## calculator
module calculator
(	
	input clk, 
	input rst,
	input start,
	input [7:0] rom_data,
	output [6:0] rom_addr,
	output done,
	output [7:0] result
);
wire is_operand, is_operator, is_lt, is_empty, is_hash,
	num0_en, num1_en, num2_en, index_cnt, sel, operand_push, operator_push,
	operand_pop, operator_pop, num_clr, result_en, op1_en, op2_en, operator_en, rfd, is_div, op_is_empty;
wire [1:0] mode;
wire [7:0] data_out, inx;
wire [4:0] ps;
controller ctrl(clk, rst, start, is_operand, is_operator, is_lt, is_empty, is_hash, is_div, op_is_empty,
				num0_en, num1_en, num2_en, index_cnt, sel, operand_push, operator_push,
				operand_pop, operator_pop, num_clr, result_en, op1_en, op2_en,
				operator_en, mode, done, ps);
datapath dp(clk, rst, num0_en, num1_en, num2_en, index_cnt, sel, mode, operand_push,
			operand_pop, operator_push, operator_pop, num_clr, result_en, op1_en,
			op2_en, operator_en, is_operand, is_operator, is_lt, is_empty, is_hash, data_out, inx, rfd, is_div, op_is_empty,
			rom_data, rom_addr);
assign result = data_out;
endmodule
For scale: about 1100 flip-flops, roughly 27 I/O pins.
export LEC_CHECK = 0
export CAP_MARGIN = 20
export CORE_MARGIN = 2
export CORE_UTILIZATION = 72
export CTS_CLUSTER_SIZE = 42
export HOLD_SLACK_MARGIN = -0.08
export MAX_ROUTING_LAYER = met4
export PLACE_DENSITY_LB_ADDON = 0.0
export SETUP_SLACK_MARGIN = 2.14
export SLEW_MARGIN = 20
create_clock -name core_clock -period 8.59 [get_ports {clk}]
run.sh (not shown) runs the stock make flow with config.mk's settings and CLKGATE_MAP_FILE=.
The baseline completed, yet does not pass: setup timing.
Edit:
- CORE_UTILIZATION: 72 -> 69
- CTS_CLUSTER_SIZE: 42 -> 46
- HOLD_SLACK_MARGIN: -0.08 -> unset
- MAX_ROUTING_LAYER: met4 -> unset
- PLACE_DENSITY_LB_ADDON: 0.0 -> 0.02
- SETUP_SLACK_MARGIN: 2.14 -> 2.44
- clock period: 8.59 -> 9.97 ns (I/O delays scaled with it)
After rerunning: The new run produced a layout that fails on capacitance limit, slew limit, setup timing; routed wire length went down by a little under a tenth; clock-buffer cell count rises by 3; register-to-register slack is better by 1300 ps; final area is about the same; non-clock buffer count drops by 13; worst setup slack improved by 1300 ps; synthesized area stays the same; core utilization fell by 3.3 points.

========
== v33 ==
Starting RTL as in the previous note.
Settings: LEC_CHECK=0, CAP_MARGIN=35, CORE_MARGIN=2, CORE_UTILIZATION=70, CTS_CLUSTER_DIAMETER=382, CTS_CLUSTER_SIZE=18, PLACE_DENSITY_LB_ADDON=0.0, SETUP_SLACK_MARGIN=1.9, SLEW_MARGIN=20; clock period 6.5 ns.
Status v33: flow complete, layout not clean - setup timing
--- input diff v33..v26 ---
- removing CTS_CLUSTER_DIAMETER (formerly 382)
- changing SETUP_SLACK_MARGIN from 1.9 to 2.19
- changing CORE_UTILIZATION from 70 to 62
- removing CTS_CLUSTER_SIZE (formerly 18)
- changing SLEW_MARGIN from 20 to 40
- changing CAP_MARGIN from 35 to 20
- removing PLACE_DENSITY_LB_ADDON (formerly 0.0)
- changing the clock period (ns, I/O delays scaled along) from 6.5 to 8.62
### Flow results
- Although it ran to completion, v26 produced a layout that fails the final checks because of setup timing.
- Against v33, v26 comes in 6 higher on non-clock buffer count.
- The per-cell via count in the routed design reported for v26 is smaller than that of v33 by 0.71.
- Cell with the largest stage delay on the worst path = sky130_fd_sc_hd__dfxtp_2: v33; cell with the largest stage delay on the worst path = sky130_fd_sc_hd__nor4_4: v26
- In the flow results for v26 and v33, the instance count on the critical path is smaller on v26.
- v26 vs. v33: setup-violating endpoint count in the final report down 51%.
- Of v26 and v33, v33 shows the lower design area, with v26 above it.
- Going from v33 to v26, the cell area after placement was found to have gone up by 0.38%.
- Total die size for v26 is higher than for v33.
- Routed wire in v26 totals less than in v33.
Relative to v26, the following input files were edited for v49:
- swapping 62 for 72 in CORE_UTILIZATION
- putting MAX_ROUTING_LAYER at met4 where nothing was set
- swapping 40 for 20 in SLEW_MARGIN
- putting PLACE_DENSITY at 0.64 where nothing was set
- putting HOLD_SLACK_MARGIN at -0.08 where nothing was set
- putting CTS_CLUSTER_SIZE at 42 where nothing was set
- clearing SETUP_SLACK_MARGIN, which used to be 2.19
- swapping 8.62 for 8.59 in the clock period (ns, I/O delays scaled along)
==> comparison <==
[flow] v49 | stages: complete | final checks: fail | reason: setup timing. Comparing v49 and v26, the higher worst setup slack was measured on v49. Measured against each other, v49 and v26 differ in number of clock buffers in the layout, the lower figure coming from v49. As of v49, wire length per cell had risen by more than a quarter compared to v26. Compared with v26, in v49 die size shows a reduction of 11000 µm²; fraction of area in registers saw an increase; data arrival time of the critical path has decreased. Of v49 and v26, the run reporting the higher critical path depth was v49.
Edits applied to the flow inputs when going from v49 to v1:
- PLACE_DENSITY: 0.64 -> 0.38
- SETUP_SLACK_MARGIN: unset -> 1.76
- MAX_ROUTING_LAYER: met4 -> unset
- CTS_CLUSTER_DIAMETER: unset -> 313
- TNS_END_PERCENT: unset -> 5
- HOLD_SLACK_MARGIN: -0.08 -> unset
- ABC_AREA: unset -> 1
- CTS_CLUSTER_SIZE: 42 -> 10
- the clock period (ns, I/O delays scaled along): 8.59 -> 6.03
[summary]
Summary: design area, v1 worse than v49
Relative to v49, the total die size measured on v1 has increased by a few percent.
v49 reports its capturing element of the worst setup path as dp.operands.mem[85][0] while v1 reports dp.operands.mem[98][0].
v1 against v49: net count of the mapped netlist grew by 62%; area after synthesis grew by 4.3%; mux cell area share after synthesis shrank by 16 points; upper clock frequency limit grew by about 18%.
The final report for v1 shows a completed flow and a layout that fails verification, specifically setup timing.
v1 ends up with a height of the die that is about 2% higher than in v49.
